Design cordicMagPh, start of the top module:
module cordicMagPh
   #(parameter integer N        = 13,  
     parameter integer XY_WIDTH = 18)  
    (input  wire                           clk,
     input  wire                           reset,    
     input  wire                           st,       
     input  wire signed [XY_WIDTH - 1 : 0] xin,      
     input  wire signed [XY_WIDTH - 1 : 0] yin,      
     output reg                            rdy,      
     output wire        [XY_WIDTH - 1 : 0] mag,      
     output wire signed [XY_WIDTH + 1 : 0] ph);      
    localparam integer N_WIDTH = $clog2(N);
    reg signed [XY_WIDTH + 1 : 0] x, y, z;
    reg        [N_WIDTH  - 1 : 0] ni;       
    reg                           qrt;      
    wire signed [XY_WIDTH + 1 : 0] xShift, yShift;
    wire        [XY_WIDTH - 2 : 0] atan;
    reg  signed [XY_WIDTH + 1 : 0] zCnv;
    reg          [XY_WIDTH : 0] a;
    reg  [2 * XY_WIDTH - 1 : 0] r;
    localparam [1 : 0] ST0 = 2'd0, ST1 = 2'd1, ST2 = 2'd2, ST3 = 2'd3;
    reg [1 : 0] state;
    localparam integer PKG_WIDTH = XY_WIDTH + 1;
    function [63:0] atanLUTlong;
        input integer i;
        begin
            case (i)
                0: atanLUTlong = 64'd2305843009213693952;
                1: atanLUTlong = 64'd1361218612134873344;
                2: atanLUTlong = 64'd719230530580881024;
                3: atanLUTlong = 64'd365092647525521984;
                4: atanLUTlong = 64'd183254791493294816;
                5: atanLUTlong = 64'd91716730292036224;
                6: atanLUTlong = 64'd45869556482713136;
                7: atanLUTlong = 64'd22936177926750896;
                8: atanLUTlong = 64'd11468263948075832;
                9: atanLUTlong = 64'd5734153847876408;
                10: atanLUTlong = 64'd2867079658191484;
                11: atanLUTlong = 64'd1433540170878135;
                12: atanLUTlong = 64'd716770128161890;
                13: atanLUTlong = 64'd358385069421298;
                14: atanLUTlong = 64'd179192535378193;
                15: atanLUTlong = 64'd89596267772540;
                16: atanLUTlong = 64'd44798133896700;
                17: atanLUTlong = 64'd22399066949654;
                18: atanLUTlong = 64'd11199533474990;
                19: atanLUTlong = 64'd5599766737515;
  ...
For scale: about 78 I/O pins, ~19000 µm² of cells after synthesis.
clock: 8.0 ns
lec_check: 0
cap_margin: 20
core_margin: 2
core_utilization: 40
cts_cluster_size: 79
slew_margin: 5
run.sh (not shown) runs the stock make flow with config.mk's settings and CLKGATE_MAP_FILE=.
==> next run, changes <==
--- a/flow/config.mk
+++ b/flow/config.mk
@@ -8,0 +9 @@
+export CORE_ASPECT_RATIO = 0.5
@@ -11,2 +12,5 @@
-export CTS_CLUSTER_SIZE = 79
-export SLEW_MARGIN = 5
+export CTS_CLUSTER_DIAMETER = 226
+export CTS_CLUSTER_SIZE = 99
+export GPL_ROUTABILITY_DRIVEN = 0
+export SLEW_MARGIN = 20
+export TNS_END_PERCENT = 5
The changed run went through all stages and came out clean.
Wire length decreases by about 7.5%.
Sequential share of layout area stays flat.
Setup slack improved by 0.071 ns.
Cell area stays flat.
Non-clock buffer count decreases by 6.

Setup of run A:
The RTL this note starts from:
==> flow/design.v <==
module cordicMagPh
   #(parameter integer N        = 13,  
     parameter integer XY_WIDTH = 18)  
    (input  wire                           clk,
     input  wire                           reset,    
     input  wire                           st,       
     input  wire signed [XY_WIDTH - 1 : 0] xin,      
     input  wire signed [XY_WIDTH - 1 : 0] yin,      
     output reg                            rdy,      
     output wire        [XY_WIDTH - 1 : 0] mag,      
     output wire signed [XY_WIDTH + 1 : 0] ph);      
    localparam integer N_WIDTH = $clog2(N);
    reg signed [XY_WIDTH + 1 : 0] x, y, z;
    reg        [N_WIDTH  - 1 : 0] ni;       
    reg                           qrt;      
    wire signed [XY_WIDTH + 1 : 0] xShift, yShift;
    wire        [XY_WIDTH - 2 : 0] atan;
    reg  signed [XY_WIDTH + 1 : 0] zCnv;
    reg          [XY_WIDTH : 0] a;
    reg  [2 * XY_WIDTH - 1 : 0] r;
    localparam [1 : 0] ST0 = 2'd0, ST1 = 2'd1, ST2 = 2'd2, ST3 = 2'd3;
    reg [1 : 0] state;
    localparam integer PKG_WIDTH = XY_WIDTH + 1;
    function [63:0] atanLUTlong;
        input integer i;
        begin
            case (i)
                0: atanLUTlong = 64'd2305843009213693952;
                1: atanLUTlong = 64'd1361218612134873344;
                2: atanLUTlong = 64'd719230530580881024;
                3: atanLUTlong = 64'd365092647525521984;
                4: atanLUTlong = 64'd183254791493294816;
                5: atanLUTlong = 64'd91716730292036224;
                6: atanLUTlong = 64'd45869556482713136;
                7: atanLUTlong = 64'd22936177926750896;
                8: atanLUTlong = 64'd11468263948075832;
                9: atanLUTlong = 64'd5734153847876408;
                10: atanLUTlong = 64'd2867079658191484;
                11: atanLUTlong = 64'd1433540170878135;
                12: atanLUTlong = 64'd716770128161890;
                13: atanLUTlong = 64'd358385069421298;
                14: atanLUTlong = 64'd179192535378193;
                15: atanLUTlong = 64'd89596267772540;
                16: atanLUTlong = 64'd44798133896700;
                17: atanLUTlong = 64'd22399066949654;
                18: atanLUTlong = 64'd11199533474990;
                19: atanLUTlong = 64'd5599766737515;
                20: atanLUTlong = 64'd2799883368760;
                21: atanLUTlong = 64'd1399941684380;
                22: atanLUTlong = 64'd699970842190;
                23: atanLUTlong = 64'd349985421095;
                24: atanLUTlong = 64'd174992710548;
                25: atanLUTlong = 64'd87496355274;
                26: atanLUTlong = 64'd43748177637;
                27: atanLUTlong = 64'd21874088818;
                28: atanLUTlong = 64'd10937044409;
                29: atanLUTlong = 64'd5468522205;
                30: atanLUTlong = 64'd2734261102;
                31: atanLUTlong = 64'd1367130551;
                32: atanLUTlong = 64'd683565276;
                33: atanLUTlong = 64'd341782638;
                34: atanLUTlong = 64'd170891319;
                35: atanLUTlong = 64'd85445659;
                36: atanLUTlong = 64'd42722830;
                37: atanLUTlong = 64'd21361415;
                38: atanLUTlong = 64'd10680707;
                39: atanLUTlong = 64'd5340354;
                40: atanLUTlong = 64'd2670177;
                41: atanLUTlong = 64'd1335088;
                42: atanLUTlong = 64'd667544;
                43: atanLUTlong = 64'd333772;
                44: atanLUTlong = 64'd166886;
                45: atanLUTlong = 64'd83443;
                46: atanLUTlong = 64'd41722;
                47: atanLUTlong = 64'd20861;
                48: atanLUTlong = 64'd10430;
                49: atanLUTlong = 64'd5215;
                50: atanLUTlong = 64'd2608;
                51: atanLUTlong = 64'd1304;
                52: atanLUTlong = 64'd652;
                53: atanLUTlong = 64'd326;
                54: atanLUTlong = 64'd163;
                55: atanLUTlong = 64'd81;
                56: atanLUTlong = 64'd41;
                57: atanLUTlong = 64'd20;
                58: atanLUTlong = 64'd10;
                59: atanLUTlong = 64'd5;
                60: atanLUTlong = 64'd3;
                61: atanLUTlong = 64'd1;
                62: atanLUTlong = 64'd1;
                63: atanLUTlong = 64'd0;
                default: atanLUTlong = 64'd0;
            endcase
        end
    endfunction
    function [63:0] coefdLUTlong;
        input integer i;
        begin
            case (i)
                0: coefdLUTlong = 64'd3260954456333195264;
                1: coefdLUTlong = 64'd2916686334356757504;
                2: coefdLUTlong = 64'd2829601372552588288;
                3: coefdLUTlong = 64'd2807750841902562304;
                4: coefdLUTlong = 64'd2802282967498353152;
                5: coefdLUTlong = 64'd2800915666627739136;
                6: coefdLUTlong = 64'd2800573820569637376;
                7: coefdLUTlong = 64'd2800488357751430656;
                8: coefdLUTlong = 64'd2800466991965381120;
                9: coefdLUTlong = 64'd2800461650513774592;
                10: coefdLUTlong = 64'd2800460315150554624;
                11: coefdLUTlong = 64'd2800459981309729792;
                12: coefdLUTlong = 64'd2800459897849522176;
                13: coefdLUTlong = 64'd2800459876984470016;
                14: coefdLUTlong = 64'd2800459871768206848;
                15: coefdLUTlong = 64'd2800459870464141312;
                16: coefdLUTlong = 64'd2800459870138124800;
                17: coefdLUTlong = 64'd2800459870056620544;
                18: coefdLUTlong = 64'd2800459870036244480;
                19: coefdLUTlong = 64'd2800459870031150592;
                20: coefdLUTlong = 64'd2800459870029877248;
                21: coefdLUTlong = 64'd2800459870029558784;
                22: coefdLUTlong = 64'd2800459870029479424;
                23: coefdLUTlong = 64'd2800459870029459456;
                24: coefdLUTlong = 64'd2800459870029454336;
                25: coefdLUTlong = 64'd2800459870029453312;
                default: coefdLUTlong = 64'd0;
            endcase
        end
    endfunction
    localparam integer COEFD_LUT_LONG_SIZE = 26;
    function [PKG_WIDTH - 3 : 0] atanLUTshort;
        input integer i;
        reg [63 : 0] v;
        begin
            v = atanLUTlong(i);
            atanLUTshort = v[61 -: PKG_WIDTH - 2];
        end
    endfunction
    function [PKG_WIDTH - 3 : 0] coefdInit;
        input integer dummy;
        reg [63 : 0] v;
        begin
            if (N - 1 > COEFD_LUT_LONG_SIZE - 1)
                v = coefdLUTlong(COEFD_LUT_LONG_SIZE - 1);
            else
                v = coefdLUTlong(N - 1);
            coefdInit = v[61 -: PKG_WIDTH - 2];
        end
    endfunction
    localparam [PKG_WIDTH - 3 : 0] coefd = coefdInit(0);
    function [PKG_WIDTH - 1 : 0] signalSaturate;
        input [PKG_WIDTH - 1 : 0] x;
        begin
            if (x[PKG_WIDTH - 1 : PKG_WIDTH - 2] == 2'b01) begin
                signalSaturate = {2'b01, {(PKG_WIDTH - 2){1'b0}}};
            end else if (x[PKG_WIDTH - 1 : PKG_WIDTH - 2] == 2'b10) begin
                signalSaturate = {2'b11, {(PKG_WIDTH - 2){1'b0}}};
            end else begin
                signalSaturate = x;
            end
        end
    endfunction
    always @(posedge clk or posedge reset)
    if (reset) begin
        rdy   <= 1'b0;
        x     <= {(XY_WIDTH + 2){1'b0}};
        y     <= {(XY_WIDTH + 2){1'b0}};
        z     <= {(XY_WIDTH + 2){1'b0}};
        ni    <= {N_WIDTH{1'b0}};
        qrt   <= 1'b0;
        state <= ST0;
    end else begin
        if (st) begin  
            rdy <= 1'b0;
            ni  <= {N_WIDTH{1'b0}};  
            if (xin < 0) begin
                x   <= -xin;
                qrt <= 1'b1;
            end else begin  
                x   <= xin;
                qrt <= 1'b0;
            end
            y <= yin;
            state <= ST1;
        end else begin
            case (state)
                ST0: begin
                    rdy <= 1'b1;
                end
                ST1: begin
                    if (y == 0) begin  
                        rdy <= 1'b1;
                        if (~qrt) begin  
                            z <= {(XY_WIDTH + 2){1'b0}};
                        end else begin
                            z <= {2'b01, {XY_WIDTH{1'b0}}};  
                        end
                        state <= ST0;  
                    end else begin  
                        if (y < 0) begin
                            x <= x - y;
                            y <= y + x;
                            z <= -atan;
                        end else begin
                            x <= x + y;
                            y <= y - x;
                            z <= atan;
                        end
                        ni    <= ni + 1'd1;
                        state <= ST2;
                    end
                end
                ST2: begin
                    if (y < 0) begin
                        x <= x - yShift;
                        y <= y + xShift;
                        z <= z - atan;
                    end else begin  
                        x <= x + yShift;
                        y <= y - xShift;
                        z <= z + atan;
                    end
                    if (ni < N - 1) begin  
                        ni    <= ni + 1'd1;
                        state <= ST2;
                    end else begin
                        ni    <= {N_WIDTH{1'b0}};
                        state <= ST3;
                    end
                end
                ST3: begin
                    rdy   <= 1'b1;
                    x     <= {1'b0, r[2 * XY_WIDTH - 1 : XY_WIDTH - 1]};
                    z     <= zCnv;
                    state <= ST0;
                end
            endcase
        end
    end
    assign xShift = x >>> ni;
    assign yShift = y >>> ni;
    assign atan   = atanLUTshort(ni);
    always @(*) begin
        if (x >= 0) begin
            a = x[XY_WIDTH : 0];
        end else begin
            a = {(XY_WIDTH + 1){1'b0}};
        end
        r = a * coefd;
    end
    always @(*) begin
        zCnv = {z[XY_WIDTH + 1], signalSaturate(z[XY_WIDTH : 0])};
        if (~qrt) begin  
            zCnv = zCnv;
        end else begin     
            if (zCnv >= 0) begin
                zCnv = {2'b01, {XY_WIDTH{1'b0}}} - zCnv;  
            end else begin
                zCnv = {2'b11, {XY_WIDTH{1'b0}}} - zCnv;  
            end
        end
    end
    assign mag = x[XY_WIDTH - 1 : 0];
    assign ph  = z;
endmodule
==> flow/config.mk <==
export PLATFORM = sky130hd
export DESIGN_NAME = cordicMagPh
export DESIGN_NICKNAME = cordicMagPh
export VERILOG_FILES = /design/flow/design.v
export SDC_FILE = /design/flow/constraint.sdc
export NUM_CORES = 4
export LEC_CHECK = 0
export CAP_MARGIN = 20
export CORE_MARGIN = 2
export CORE_UTILIZATION = 72
export CTS_CLUSTER_DIAMETER = 183
export CTS_CLUSTER_SIZE = 47
export MAX_ROUTING_LAYER = met4
export PLACE_DENSITY_LB_ADDON = 0.01
export SLEW_MARGIN = 20
==> flow/constraint.sdc <==
create_clock -name core_clock -period 5.99 [get_ports {clk}]
set_input_delay 1.1980 -clock core_clock [delete_from_list [all_inputs] [get_ports {clk}]]
set_output_delay 1.1980 -clock core_clock [all_outputs]
set_load 0.01 [all_outputs]
| run A | all stages done | FAIL | negative setup slack |
What run B does differently from run A at the input level:
- changing CORE_UTILIZATION from 72 to 28
- removing CTS_CLUSTER_DIAMETER (formerly 183)
- removing CTS_CLUSTER_SIZE (formerly 47)
- removing PLACE_DENSITY_LB_ADDON (formerly 0.01)
- removing MAX_ROUTING_LAYER (formerly met4)
- changing the clock period (ns, I/O delays scaled along) from 5.99 to 9.76
Findings:
Per the final summary, run B finished and its layout is clean on timing, DRC and antenna.
Core utilization at floorplan in run B vs run A: down 45 points
The area added between synthesis and finish of run B is lower than that of run A.
Diff run A -> run B: average wire per cell in the routed design -4.4 um; highest achievable clock rate lower; routing usage on met2 down 45 points.
Re logic depth of the worst register-to-register path: run B is 2 down on run A.
### run B -> run C
- changing CORE_UTILIZATION from 28 to 40
- changing the clock period (ns, I/O delays scaled along) from 9.76 to 6.03
### Flow results
[flow] run C | stages: complete | final checks: fail | reason: negative setup slack
Per the comparison of run C with run B, post-layout instance area now sits higher; post-synthesis share of cell area spent on and-or and or-and gates now sits at about the same level.
Max worst setup timing slack at the placement stage across run C and run B: run B
Area growth from synthesis to layout in run C vs run B: up 5.7 points
Maximum fanout along the worst path was lower in run C than in run B.
Run B → run C: global-route usage grew by 8.1 points; clock transition at the registers of the reported paths held steady; final worst slack shrank by 2.40 ns.
diff inputs: run C => run D
- a change of CORE_UTILIZATION from 40 to 65
- a change of the clock period (ns, I/O delays scaled along) from 6.03 to 6.31
Notes after the runs:
- Although run D finished all stages, its layout failed final checks on negative setup slack.
- Against run C, final-stage net count in run D fell slightly.
- In the tables for run D and run C, share of the cycle needed by the critical path after routing reads higher with run C.
- Delta (run D minus run C): total wirelength of the detailed-routed design lower, relative slew slack lower, CTS clock-pin slew for the worst setup and hold paths roughly the same.
